==> job 216: inputs <==
==> flow/design.v <==
`timescale 1ns / 1ps
module IIR2nd#(
    parameter DW = 20,FW = 15
)(
    input clk,rst_n,en,
    input signed [DW-1:0] din,
    output logic signed[DW-1:0] dout,
    input [31:0]index
);
    localparam logic signed[DW-1:0] GAIN =41;
    function automatic logic signed[DW-1:0] DEN(input [31:0] i);
        case (i)
        32'd0:  DEN = -65446;
        32'd1:  DEN = -65421;
        32'd2:  DEN = -65381;
        32'd3:  DEN = -65325;
        32'd4:  DEN = -65252;
        32'd5:  DEN = -65163;
        32'd6:  DEN = -65058;
        32'd7:  DEN = -64938;
        32'd8:  DEN = -64801;
        32'd9:  DEN = -64648;
        32'd10: DEN = -64479;
        32'd11: DEN = -64294;
        32'd12: DEN = -64094;
        32'd13: DEN = -63877;
        32'd14: DEN = -63645;
        32'd15: DEN = -63397;
        32'd16: DEN = -63134;
        32'd17: DEN = -62855;
        32'd18: DEN = -62560;
        32'd19: DEN = -62250;
        default: DEN = 0;
        endcase
    endfunction
    localparam logic signed [DW-1:0] NUM0 = 32768, NUM1 = 0, NUM2 = -32768;
    wire signed [DW-1:0] n0;
    wire signed [DW-1:0] n1;
    wire signed [DW-1:0] n2;
    wire signed [DW-1:0] d1;
    wire signed [DW-1:0] d2;
    wire signed [DW-1:0] g ;
    assign    n0      = (NUM0);
    assign    n1     = (NUM1);
    assign    n2     = (NUM2);
    assign    d1     = (DEN(index));
    assign    d2     = (32686);
    assign    g      = (GAIN);
    logic signed [DW-1:0]   z1,z0;
    wire signed [DW-1:0] pn0;
    wire signed [DW-1:0] pn1;
    wire signed [DW-1:0] pn2;
    wire signed [DW-1:0] o ;
    wire signed [DW-1:0] pd1;
    wire signed [DW-1:0] pd2;
    assign        pn0    = 
    (((DW-FW)+(DW-FW)+(FW)+(FW))'(din)*((DW-FW)+(DW-FW)+(FW)+(FW))'(n0))>>>((FW)+(FW)-(FW));
    assign        pn1    = 
    (((DW-FW)+(DW-FW)+(FW)+(FW))'(din)*((DW-FW)+(DW-FW)+(FW)+(FW))'(n1))>>>((FW)+(FW)-(FW));
    assign        pn2    = 
    (((DW-FW)+(DW-FW)+(FW)+(FW))'(din)*((DW-FW)+(DW-FW)+(FW)+(FW))'(n2))>>>((FW)+(FW)-(FW));
    assign        o     =z0 + pn0;
    assign        pd1    = 
    (((DW-FW)+(DW-FW)+(FW)+(FW))'(o)*((DW-FW)+(DW-FW)+(FW)+(FW))'(d1))>>>((FW)+(FW)-(FW));
    assign        pd2    = 
    (((DW-FW)+(DW-FW)+(FW)+(FW))'(o)*((DW-FW)+(DW-FW)+(FW)+(FW))'(d2))>>>((FW)+(FW)-(FW));
    always_ff @( posedge clk ) begin 
        if(!rst_n) begin
            z0<=0; z1<=0;dout<=0;
        end else begin
            z0<=pn1 + z1 - pd1;
            z1<=pn2 - pd2;
            dout<=
    (((DW-FW)+(DW-FW)+(FW)+(FW))'(o)*((DW-FW)+(DW-FW)+(FW)+(FW))'(g))>>>((FW)+(FW)-(FW));
        end
    end
endmodule
module IIR#(
    parameter DW = 16,EW = 4
)(
    input clk,rst_n,en,
    input signed [DW-1:0] din,
    output logic signed [DW-1:0] dout,
    input [31:0]index,
    output logic signed [DW+EW-1:0] dout_W
    );
    localparam W = DW + EW;
    logic signed [W-1:0] din_W;
    assign din_W = din;
    assign dout = dout_W;
    IIR2nd #(W,DW-1)IIR2nd_inst(
    clk,rst_n,en, din_W, dout_W,index
        );
endmodule
`timescale 1ns / 1ps
module IIR_v#(
    parameter DW = 16,FW = 15
)(
    input clk,rst_n,en,
    input signed [DW-1:0] din,
    output wire signed [DW-1:0] dout,
    input [31:0]index,
    output wire signed [DW+FW-1:0] dout_W
    );
    IIR#(
        DW,FW
    )IIR_inst(
        clk,rst_n,en,din,dout,index,dout_W
    );
endmodule
==> flow/run.sh <==
#!/bin/bash
# the make line also repeats each setting of config.mk as NAME=value (left out here)
make -C /OpenROAD-flow-scripts/flow DESIGN_CONFIG=/design/flow/config.mk WORK_HOME=/design/flow/orfs CLKGATE_MAP_FILE= finish
==> flow/config.mk <==
export PLATFORM = sky130hd
export DESIGN_NAME = IIR_v
export DESIGN_NICKNAME = IIR_v
export VERILOG_FILES = /design/flow/design.v
export SDC_FILE = /design/flow/constraint.sdc
export NUM_CORES = 4
export LEC_CHECK = 0
export CAP_MARGIN = 20
export CORE_MARGIN = 2
export CORE_UTILIZATION = 68
export CTS_CLUSTER_DIAMETER = 147
export CTS_CLUSTER_SIZE = 99
export SLEW_MARGIN = 20
==> flow/constraint.sdc <==
create_clock -name core_clock -period 17.4 [get_ports {clk}]
set_input_delay 3.4800 -clock core_clock [delete_from_list [all_inputs] [get_ports {clk}]]
set_output_delay 3.4800 -clock core_clock [all_outputs]
set_load 0.01 [all_outputs]
==> job 4231 (differences from job 216) <==
Settings changed: ABC_AREA set to 1, CORE_MARGIN 2 to 10, CTS_CLUSTER_DIAMETER 147 to 346, CTS_CLUSTER_SIZE 99 to 100, HOLD_SLACK_MARGIN set to -0.03, TNS_END_PERCENT set to 15.
==> flow/constraint.sdc (replaced) <==
create_clock -name core_clock -period 13.5 [get_ports {clk}]
set_input_delay 2.7000 -clock core_clock [delete_from_list [all_inputs] [get_ports {clk}]]
set_output_delay 2.7000 -clock core_clock [all_outputs]
set_load 0.01 [all_outputs]
==> job 6145 (differences from job 216) <==
Settings changed: CORE_UTILIZATION 68 to 71, CTS_CLUSTER_DIAMETER 147 to 235, CTS_CLUSTER_SIZE 99 to 48.
==> flow/constraint.sdc (replaced) <==
create_clock -name core_clock -period 12.5 [get_ports {clk}]
set_input_delay 2.5000 -clock core_clock [delete_from_list [all_inputs] [get_ports {clk}]]
set_output_delay 2.5000 -clock core_clock [all_outputs]
set_load 0.01 [all_outputs]
==> reports/qor.yml <==
dp_hpwl_mm: 86.7
path_depth: 48
place_inst: 5150
status: "complete, no violations"
final_cell_area_um2: 41800
finalSetupTns_ns: 0
grt_start_max_net_pins: 71
That was job 216.
==> reports/qor.yml <==
setup_ws_ns: -1.43
dp_hpwl_mm: 104
place_inst: 5916
status: "failed layout checks"
so_faults: "negative setup slack"
final_cell_area_um2: 50800
setup_violations: 33
finalSetupTns_ns: -20.44
That was job 6145.
==> reports/qor.yml <==
place_inst: 6112
dp_hpwl_mm: 108
status: "complete, no violations"
grt_start_max_net_pins: 65
path_depth: 43
That was job 4231.

* * *

==> inputs of v24 <==
Starts from the design.v that is shown in full above.
==> flow/config.mk <==
export PLATFORM = sky130hd
export DESIGN_NAME = IIR_v
export DESIGN_NICKNAME = IIR_v
export VERILOG_FILES = /design/flow/design.v
export SDC_FILE = /design/flow/constraint.sdc
export NUM_CORES = 4
export LEC_CHECK = 0
export CAP_MARGIN = 20
export CORE_MARGIN = 2
export CORE_UTILIZATION = 72
export CTS_CLUSTER_SIZE = 40
export SLEW_MARGIN = 20
==> flow/constraint.sdc <==
create_clock -name core_clock -period 11.3 [get_ports {clk}]
set_input_delay 2.2600 -clock core_clock [delete_from_list [all_inputs] [get_ports {clk}]]
set_output_delay 2.2600 -clock core_clock [all_outputs]
set_load 0.01 [all_outputs]
run.sh (not shown) runs the stock make flow with config.mk's settings and CLKGATE_MAP_FILE=.
==> v39: changes against v24 <==
- CORE_UTILIZATION: 72 -> 25
- CTS_CLUSTER_SIZE: 40 -> default
==> flow/constraint.sdc (replaced) <==
create_clock -name core_clock -period 17.4 [get_ports {clk}]
set_input_delay 3.4800 -clock core_clock [delete_from_list [all_inputs] [get_ports {clk}]]
set_output_delay 3.4800 -clock core_clock [all_outputs]
set_load 0.01 [all_outputs]
==> comparison table <==
item	v39	v24
Vertical die dimension	402 um	238 um
Detailed placer's ending HPWL	93.2 mm	110 mm
Rows	145	85
Worst setup slack after placement	975 ps	-2440 ps
Count of yosys warnings during synthesis	1	1
Synth Area in XOR/XNOR	3.67%	3.67%
Distinct cell type count after synthesis	83	83
Chip area line of the yosys report	39500 um2	39500 um2
Die ar.	161000 um2	56800 um2
Count of library flops with an enable pin	0	0
Post-cts sizing count	0	411
Number of sinks driven by the clock tree	85	85
Die width	402 um	238 um
Routability congestion estimate	0.917	0.999
Core Util at FP	25.2%	73.1%
Tally of buffers added on design ports	96	96
Number of buffers inserted by hold repair at cts	0	0
Post-placement cell count	6455	5892
Number of I/O pins	98	98
Result of the run	no timing/DRC/antenna violations	aborted with a tool error
Stage where the flow stopped	-	global routing (5_1_grt)
Buffers inserted during post-CTS setup optimization	0	114
Core Box Area	157000 um2	54000 um2
Post-placement cell area	43200 um2	48500 um2
Sequential area share after synthesis	4.31%	4.31%

* * *

==> inputs of v6 <==
// IIR_v: RTL as listed in full above, without the edits since
make LEC_CHECK=0 CAP_MARGIN=15 CORE_MARGIN=2 CORE_UTILIZATION=72 CTS_CLUSTER_DIAMETER=234 CTS_CLUSTER_SIZE=58 MAX_ROUTING_LAYER=met4 PLACE_DENSITY=0.35 SLEW_MARGIN=20 finish   # period 12.7 ns
==> v10: changes against v6 <==
--- a/flow/config.mk
+++ b/flow/config.mk
@@ -10,6 +10,5 @@
 export CORE_UTILIZATION = 72
-export CTS_CLUSTER_DIAMETER = 234
-export CTS_CLUSTER_SIZE = 58
 export MAX_ROUTING_LAYER = met4
-export PLACE_DENSITY = 0.35
+export PLACE_DENSITY = 0.37
 export SLEW_MARGIN = 20
+export TNS_END_PERCENT = 5
==> flow/constraint.sdc (replaced) <==
create_clock -name core_clock -period 12.6 [get_ports {clk}]
set_input_delay 2.5200 -clock core_clock [delete_from_list [all_inputs] [get_ports {clk}]]
set_output_delay 2.5200 -clock core_clock [all_outputs]
set_load 0.01 [all_outputs]
==> v21: changes against v6 <==
==> flow/config.mk (replaced) <==
export PLATFORM = sky130hd
export DESIGN_NAME = IIR_v
export DESIGN_NICKNAME = IIR_v
export VERILOG_FILES = /design/flow/design.v
export SDC_FILE = /design/flow/constraint.sdc
export NUM_CORES = 4
export LEC_CHECK = 0
export CAP_MARGIN = 20
export CORE_MARGIN = 2
export CORE_UTILIZATION = 40
export SLEW_MARGIN = 20
==> flow/constraint.sdc (replaced) <==
create_clock -name core_clock -period 13.4 [get_ports {clk}]
set_input_delay 2.6800 -clock core_clock [delete_from_list [all_inputs] [get_ports {clk}]]
set_output_delay 2.6800 -clock core_clock [all_outputs]
set_load 0.01 [all_outputs]
==> v16: changes against v6 <==
==> flow/config.mk (replaced) <==
export PLATFORM = sky130hd
export DESIGN_NAME = IIR_v
export DESIGN_NICKNAME = IIR_v
export VERILOG_FILES = /design/flow/design.v
export SDC_FILE = /design/flow/constraint.sdc
export NUM_CORES = 4
export LEC_CHECK = 0
export ABC_AREA = 1
export CAP_MARGIN = 20
export CORE_MARGIN = 2
export CORE_UTILIZATION = 37
export CTS_CLUSTER_DIAMETER = 346
export CTS_CLUSTER_SIZE = 100
export HOLD_SLACK_MARGIN = -0.03
export SLEW_MARGIN = 20
export TNS_END_PERCENT = 15
==> flow/constraint.sdc (replaced) <==
create_clock -name core_clock -period 13.5 [get_ports {clk}]
set_input_delay 2.7000 -clock core_clock [delete_from_list [all_inputs] [get_ports {clk}]]
set_output_delay 2.7000 -clock core_clock [all_outputs]
set_load 0.01 [all_outputs]
==> comparison <==
- v16 passed the timing, DRC and antenna checks. v6 failed in global routing on ODB-0269. v10 finished with setup timing left. v21 passed the timing, DRC and antenna checks.
- In v16 the setup slack is better than in v10, by 1.1 ns.
- Cell area: v16 < v10 < v21.
- Between v10 and v16, the lower critical path depth is in v16 (gap 5).
- Clock-buffer cell count is the same in v21 and v10.
- Final cell count: v21 is larger than v10 (about 10%).
==> figures <==
Synth Area in XOR/XNOR: v16 0.0235; v6 0.0367; v21 0.0367; v10 0.0367
Data required time of the worst path: v16 13.78 ns; v6 -; v21 13.67 ns; v10 12.89 ns
Number of well-tap cells placed: v16 1500; v6 -; v21 1287; v10 696
Number of cells in the yosys synthesis report: v16 5161; v6 4326; v21 4326; v10 4326
Height of the die: v16 341 µm; v6 238 µm; v21 318 µm; v10 238 µm
Total standard cell area after synthesis: v16 0.0420 mm²; v6 0.0395 mm²; v21 0.0395 mm²; v10 0.0395 mm²
Result of the run: v16 complete, no violations; v6 did not finish; v21 complete, no violations; v10 complete, but fails checks
Stage where the flow stopped: v16 -; v6 global routing; v21 -; v10 -
Violated checks: v16 -; v6 -; v21 -; v10 setup timing
TritonCTS clock tree: v16 built; v6 -; v21 built; v10 built
Post-Syn Nets: v16 6627; v6 5792; v21 5792; v10 5792
